==> try-cedar: inputs <==
Design riscv, start of the top module:
module riscv #(
    parameter logic[31:0] BootVector = 32'h0000_0000
)(
    input logic clk,
    input logic reset,
    output logic halted,
    input logic unhalt,
    output logic[31:0] i_addr,
    input logic[31:0] i_data,
    output logic[31:0] d_addr,
    output logic[31:0] d_wdata,
    output logic[3:0] d_wstrb,
    input logic[31:0] d_rdata
);
make LEC_CHECK=0 CAP_MARGIN=0 CORE_MARGIN=2 CORE_UTILIZATION=70 CTS_CLUSTER_SIZE=36 SETUP_SLACK_MARGIN=1.74 SLEW_MARGIN=20 finish   # period 6.93 ns
run.sh (not shown) runs the stock make flow with config.mk's settings and CLKGATE_MAP_FILE=.
==> try-indigo (differences from try-cedar) <==
CAP_MARGIN = 20   (was 0)
CORE_UTILIZATION = 56   (was 70)
CTS_CLUSTER_SIZE = not set   (was 36)
SETUP_SLACK_MARGIN = not set   (was 1.74)
==> flow/constraint.sdc (replaced) <==
create_clock -name core_clock -period 5.44 [get_ports {clk}]
set_input_delay 1.0880 -clock core_clock [delete_from_list [all_inputs] [get_ports {clk}]]
set_output_delay 1.0880 -clock core_clock [all_outputs]
set_load 0.01 [all_outputs]
==> comparison table <==
metric                                                                            try-cedar                  try-indigo
Width of the chip                                                                  338.3 um                    377.8 um
Number of synthesized flops with an enable pin                                        1,399                       1,399
Placed wire-length estimate                                                      248,100 um                  207,700 um
Effective utilization at floorplan                                                   70.60%                      56.28%
Placed cell areas                                                              0.08278 mm^2                0.08783 mm^2
Synthesized instance count                                                            5,268                       5,268
Run status                                                        aborted with a tool error  complete, but fails checks
Failing step                                                                        5_1_grt                           -
Layout check failures                                                                     -                setup timing
Area fraction in compound gates                                                      8.995%                      8.995%
Die outline height                                                                 338.3 um                    377.8 um
DIE AREA                                                                        0.1145 mm^2                 0.1427 mm^2
Final weighted congestion of routability-driven global placement                      1.098                       1.151
Top cell type by instance count after synthesis                   sky130_fd_sc_hd__edfxtp_1   sky130_fd_sc_hd__edfxtp_1
Worst slack at placement                                                         -0.1523 ns                   -1.185 ns
Placed Cells incl. Taps                                                               6,820                       7,745
Hold-fix buffers at CTS                                                                   0                           0
Number of buffers inserted to repair setup after CTS                                     81                          91
Count of cells resized by post-cts repair                                               247                         231
Ports placed on the boundary                                                            168                         168
Placement row count                                                                     122                         137
Core area                                                                       0.1108 mm^2                 0.1390 mm^2
Num CTS Buffers                                                                         148                         155

---

==> inputs of run P <==
Starting RTL as in the previous note.
Settings: LEC_CHECK=0, ABC_AREA=0, CAP_MARGIN=20, CELL_PAD_IN_SITES_GLOBAL_PLACEMENT=2, CORE_ASPECT_RATIO=1.84, CORE_MARGIN=8, CORE_UTILIZATION=40, CTS_CLUSTER_SIZE=66, GPL_ROUTABILITY_DRIVEN=0, GPL_TIMING_DRIVEN=0, HOLD_SLACK_MARGIN=0.17, PLACE_DENSITY_LB_ADDON=0.18, SETUP_SLACK_MARGIN=1.61, SLEW_MARGIN=20, TNS_END_PERCENT=65; clock period 10.0 ns.
==> run H: changes against run P <==
ABC_AREA = unset   (was 0)
CELL_PAD_IN_SITES_GLOBAL_PLACEMENT = unset   (was 2)
CORE_ASPECT_RATIO = unset   (was 1.84)
CORE_MARGIN = 2   (was 8)
CORE_UTILIZATION = 59   (was 40)
CTS_CLUSTER_SIZE = 14   (was 66)
GPL_ROUTABILITY_DRIVEN = unset   (was 0)
GPL_TIMING_DRIVEN = unset   (was 0)
HOLD_SLACK_MARGIN = unset   (was 0.17)
PLACE_DENSITY_LB_ADDON = unset   (was 0.18)
SETUP_SLACK_MARGIN = 1.28   (was 1.61)
TNS_END_PERCENT = unset   (was 65)
==> flow/constraint.sdc (replaced) <==
create_clock -name core_clock -period 5.11 [get_ports {clk}]
set_input_delay 1.0220 -clock core_clock [delete_from_list [all_inputs] [get_ports {clk}]]
set_output_delay 1.0220 -clock core_clock [all_outputs]
set_load 0.01 [all_outputs]
==> run M: changes against run P <==
ABC_AREA = unset   (was 0)
CELL_PAD_IN_SITES_GLOBAL_PLACEMENT = unset   (was 2)
CORE_ASPECT_RATIO = unset   (was 1.84)
CORE_MARGIN = 2   (was 8)
CORE_UTILIZATION = 59   (was 40)
CTS_CLUSTER_DIAMETER = 27   (was unset)
CTS_CLUSTER_SIZE = unset   (was 66)
GPL_ROUTABILITY_DRIVEN = unset   (was 0)
GPL_TIMING_DRIVEN = unset   (was 0)
HOLD_SLACK_MARGIN = unset   (was 0.17)
PLACE_DENSITY_LB_ADDON = unset   (was 0.18)
SETUP_SLACK_MARGIN = 1.25   (was 1.61)
TNS_END_PERCENT = 5   (was 65)
==> flow/constraint.sdc (replaced) <==
create_clock -name core_clock -period 5.29 [get_ports {clk}]
set_input_delay 1.0580 -clock core_clock [delete_from_list [all_inputs] [get_ports {clk}]]
set_output_delay 1.0580 -clock core_clock [all_outputs]
set_load 0.01 [all_outputs]
==> comparison table <==
metric	run H	run P	run M
Max incr delay on CP	0.49 ns	0.94 ns	0.73 ns
Run status	finished with violations	no timing/DRC/antenna violations	finished with violations
Reasons for failing layout checks	setup timing	-	capacitance limit, slew limit, setup timing
Routed metal-1 wirelength	104000 microns	109000 microns	108000 microns
Worst Hold Margin	0.418 ns	0.420 ns	0.414 ns
Worst slew margin relative to its limit	8.82%	13.2%	-21.9%
Fraction of area in registers	46.3%	48.2%	43.3%
Fin area	94800 sq um	91000 sq um	101000 sq um
Launching instance or port of the critical path	de_reg.flope.q[202]$_DFFE_PN_	mw_reg.flope.q[31]$_DFFE_PN_	de_reg.flope.q[162]$_SDFFCE_PN0N_
Pre-placement core utilization	59.5%	40.1%	59.5%
CTS-repair resized insts	187	33	126
Clk latency late pin	0.82 ns	0.84 ns	1.01 ns
Non-clock buffer contribution to total cell area	10.4%	6.94%	9.58%
First-pass DRT Iterations	7	9	15
Count of buffers not belonging to the clock network in the layout	1143	758	1105
Number of filler instances in the final layout	8300	17068	7055
Number of buffers inserted during clock tree synthesis	152	150	354

---

==> run a: inputs <==
Starting RTL as in the previous note.
clock: 5.31 ns
lec_check: 0
cap_margin: 25
cell_pad_in_sites_detail_placement: 0
cell_pad_in_sites_global_placement: 0
core_margin: 2
core_utilization: 70
cts_cluster_diameter: 60
cts_cluster_size: 17
gpl_routability_driven: 1
gpl_timing_driven: 1
min_routing_layer: met1
setup_slack_margin: -0.24
slew_margin: 25
tns_end_percent: 80
==> run b: changes against run a <==
- CAP_MARGIN: 25 -> 20
- CELL_PAD_IN_SITES_DETAIL_PLACEMENT: 0 -> not set
- CELL_PAD_IN_SITES_GLOBAL_PLACEMENT: 0 -> not set
- CORE_UTILIZATION: 70 -> 32
- CTS_CLUSTER_DIAMETER: 60 -> not set
- CTS_CLUSTER_SIZE: 17 -> not set
- GPL_ROUTABILITY_DRIVEN: 1 -> not set
- GPL_TIMING_DRIVEN: 1 -> not set
- MIN_ROUTING_LAYER: met1 -> not set
- SETUP_SLACK_MARGIN: -0.24 -> not set
- SLEW_MARGIN: 25 -> 20
- TNS_END_PERCENT: 80 -> not set
==> flow/constraint.sdc (replaced) <==
create_clock -name core_clock -period 13.2 [get_ports {clk}]
set_input_delay 2.6400 -clock core_clock [delete_from_list [all_inputs] [get_ports {clk}]]
set_output_delay 2.6400 -clock core_clock [all_outputs]
set_load 0.01 [all_outputs]
==> run c: changes against run a <==
- CORE_UTILIZATION: 70 -> 72
- CTS_CLUSTER_DIAMETER: 60 -> 28
- CTS_CLUSTER_SIZE: 17 -> 51
- GPL_ROUTABILITY_DRIVEN: 1 -> 0
- PLACE_DENSITY_LB_ADDON: not set -> 0.0
- SETUP_SLACK_MARGIN: -0.24 -> 1.22
==> flow/constraint.sdc (replaced) <==
create_clock -name core_clock -period 4.09 [get_ports {clk}]
set_input_delay 0.8180 -clock core_clock [delete_from_list [all_inputs] [get_ports {clk}]]
set_output_delay 0.8180 -clock core_clock [all_outputs]
set_load 0.01 [all_outputs]
==> run d: changes against run a <==
- CAP_MARGIN: 25 -> 10
- CELL_PAD_IN_SITES_DETAIL_PLACEMENT: 0 -> not set
- CELL_PAD_IN_SITES_GLOBAL_PLACEMENT: 0 -> not set
- CORE_UTILIZATION: 70 -> 66
- CTS_CLUSTER_DIAMETER: 60 -> not set
- CTS_CLUSTER_SIZE: 17 -> not set
- GPL_ROUTABILITY_DRIVEN: 1 -> not set
- GPL_TIMING_DRIVEN: 1 -> not set
- MIN_ROUTING_LAYER: met1 -> not set
- SETUP_SLACK_MARGIN: -0.24 -> 1.67
- SLEW_MARGIN: 25 -> 20
- TNS_END_PERCENT: 80 -> not set
==> flow/constraint.sdc (replaced) <==
create_clock -name core_clock -period 6.72 [get_ports {clk}]
set_input_delay 1.3440 -clock core_clock [delete_from_list [all_inputs] [get_ports {clk}]]
set_output_delay 1.3440 -clock core_clock [all_outputs]
set_load 0.01 [all_outputs]
==> comparison table <==
Logic inverters: run a -; run d 139; run c -; run b 139
Part of the power in the clock network: run a -; run d 28.8%; run c -; run b 29.3%
Latency at later pin: run a -; run d 840 ps; run c -; run b 840 ps
Start of the worst register-to-register path: run a -; run d de_reg.flope.q[200]; run c -; run b de_reg.flope.q[200]
End-of-flow core utilization: run a -; run d 76.4%; run c -; run b 36.5%
DIE HEIGHT: run a 338 um; run d 348 um; run c 334 um; run b 498 um
Post-Place Cells: run a 7399; run d 6873; run c 7392; run b 8379
Critical Path Sink: run a -; run d fetch.pc_reg.q[29]; run c -; run b fd_reg.floper.q[27]
Met2 WL: run a -; run d 134 mm; run c -; run b 135 mm
Status: run a did not finish; run d no timing/DRC/antenna violations; run c did not finish; run b no timing/DRC/antenna violations
Last stage reached: run a global routing; run d -; run c clock tree synthesis; run b -
Setup slack at placement: run a -1950 ps; run d -142 ps; run c -2270 ps; run b 4550 ps
Tool warning count: run a -; run d 78; run c -; run b 64
Maximum vdd drop: run a -; run d 0.000501 V; run c -; run b 0.000109 V

---

==> job 9709: inputs <==
Starting RTL as in the previous note.
export LEC_CHECK = 0
export CAP_MARGIN = 20
export CELL_PAD_IN_SITES_DETAIL_PLACEMENT = 2
export CORE_ASPECT_RATIO = 1.59
export CORE_MARGIN = 2
export CORE_UTILIZATION = 40
export CTS_CLUSTER_DIAMETER = 191
export HOLD_SLACK_MARGIN = -0.02
export MAX_ROUTING_LAYER = met4
export MIN_ROUTING_LAYER = met2
export SETUP_SLACK_MARGIN = 2.78
export SLEW_MARGIN = 40
create_clock -name core_clock -period 10.0 [get_ports {clk}]
==> job 1303: changes against job 9709 <==
Settings changed: CELL_PAD_IN_SITES_DETAIL_PLACEMENT 2 to not set, CORE_ASPECT_RATIO 1.59 to not set, CORE_UTILIZATION 40 to 44, CTS_CLUSTER_DIAMETER 191 to not set, HOLD_SLACK_MARGIN -0.02 to not set, MAX_ROUTING_LAYER met4 to not set, MIN_ROUTING_LAYER met2 to not set, SETUP_SLACK_MARGIN 2.78 to not set, SLEW_MARGIN 40 to 20.
==> flow/constraint.sdc (replaced) <==
create_clock -name core_clock -period 8.2 [get_ports {clk}]
set_input_delay 1.6400 -clock core_clock [delete_from_list [all_inputs] [get_ports {clk}]]
set_output_delay 1.6400 -clock core_clock [all_outputs]
set_load 0.01 [all_outputs]
==> job 8151: changes against job 9709 <==
Settings changed: CELL_PAD_IN_SITES_DETAIL_PLACEMENT 2 to not set, CORE_ASPECT_RATIO 1.59 to not set, CORE_UTILIZATION 40 to 68, CTS_CLUSTER_DIAMETER 191 to not set, CTS_CLUSTER_SIZE set to 14, HOLD_SLACK_MARGIN -0.02 to not set, MIN_ROUTING_LAYER met2 to not set, SETUP_SLACK_MARGIN 2.78 to -0.32, SLEW_MARGIN 40 to 20.
==> flow/constraint.sdc (replaced) <==
create_clock -name core_clock -period 5.11 [get_ports {clk}]
set_input_delay 1.0220 -clock core_clock [delete_from_list [all_inputs] [get_ports {clk}]]
set_output_delay 1.0220 -clock core_clock [all_outputs]
set_load 0.01 [all_outputs]
==> comparison table <==
| item | job 9709 | job 1303 | job 8151 |
|---|---|---|---|
| Cell with the largest stage delay on the worst path | sky130_fd_sc_hd__edfxtp_1 | sky130_fd_sc_hd__edfxtp_1 | - |
| Core region area | 194000 µm² | 176000 µm² | 114000 µm² |
| Clock group power | 5.92 mW | 7.17 mW | - |
| Detail-routed net length per standard cell | 46.9 µm | 37.0 µm | - |
| Switching share of power | 38.5% | 34.4% | - |
| Post-cts repair resize count | 46 | 0 | 77 |
| Max Clock Skew | 0.108 ns | 0.0694 ns | - |
| Delay of the slowest critical-path stage | 1.02 ns | 0.81 ns | - |
| Placed wire-length estimate | 265000 µm | 195000 µm | 240000 µm |
| Worst-Skew Late Latency | 0.87 ns | 0.82 ns | - |
| Number of cells in the finished layout apart from fillers | 8203 | 7860 | - |
| Reg2reg path depth | 20 | 22 | - |
| Storage cell area | 43900 µm² | 43900 µm² | - |
| Top Consumer | registers | registers | - |
| Count of endpoints failing setup in the final report | 0 | 0 | - |
| Layout-stage area growth over the synthesis result | 15.0% | 12.7% | - |
| DRC violation count after routing | 0 | 0 | - |
| Stages on the worst setup path | 20 | 22 | - |
| CTS tree | done | done | - |
| Critical path's most frequent cell | sky130_fd_sc_hd__buf_4 | sky130_fd_sc_hd__mux2i_1 | - |
| Overall die width | 355 µm | 426 µm | 343 µm |
| Proportion of final cell area spent on non-clock buffers | 4.94% | 3.93% | - |
| Routability Congestion | 1.20 | 1.05 | 1.12 |
| Outcome | finished clean | finished clean | stopped before the end |
| Last stage reached | - | - | 5_1_grt |
No activity file was given, so power comes from the tool's default toggle rates.
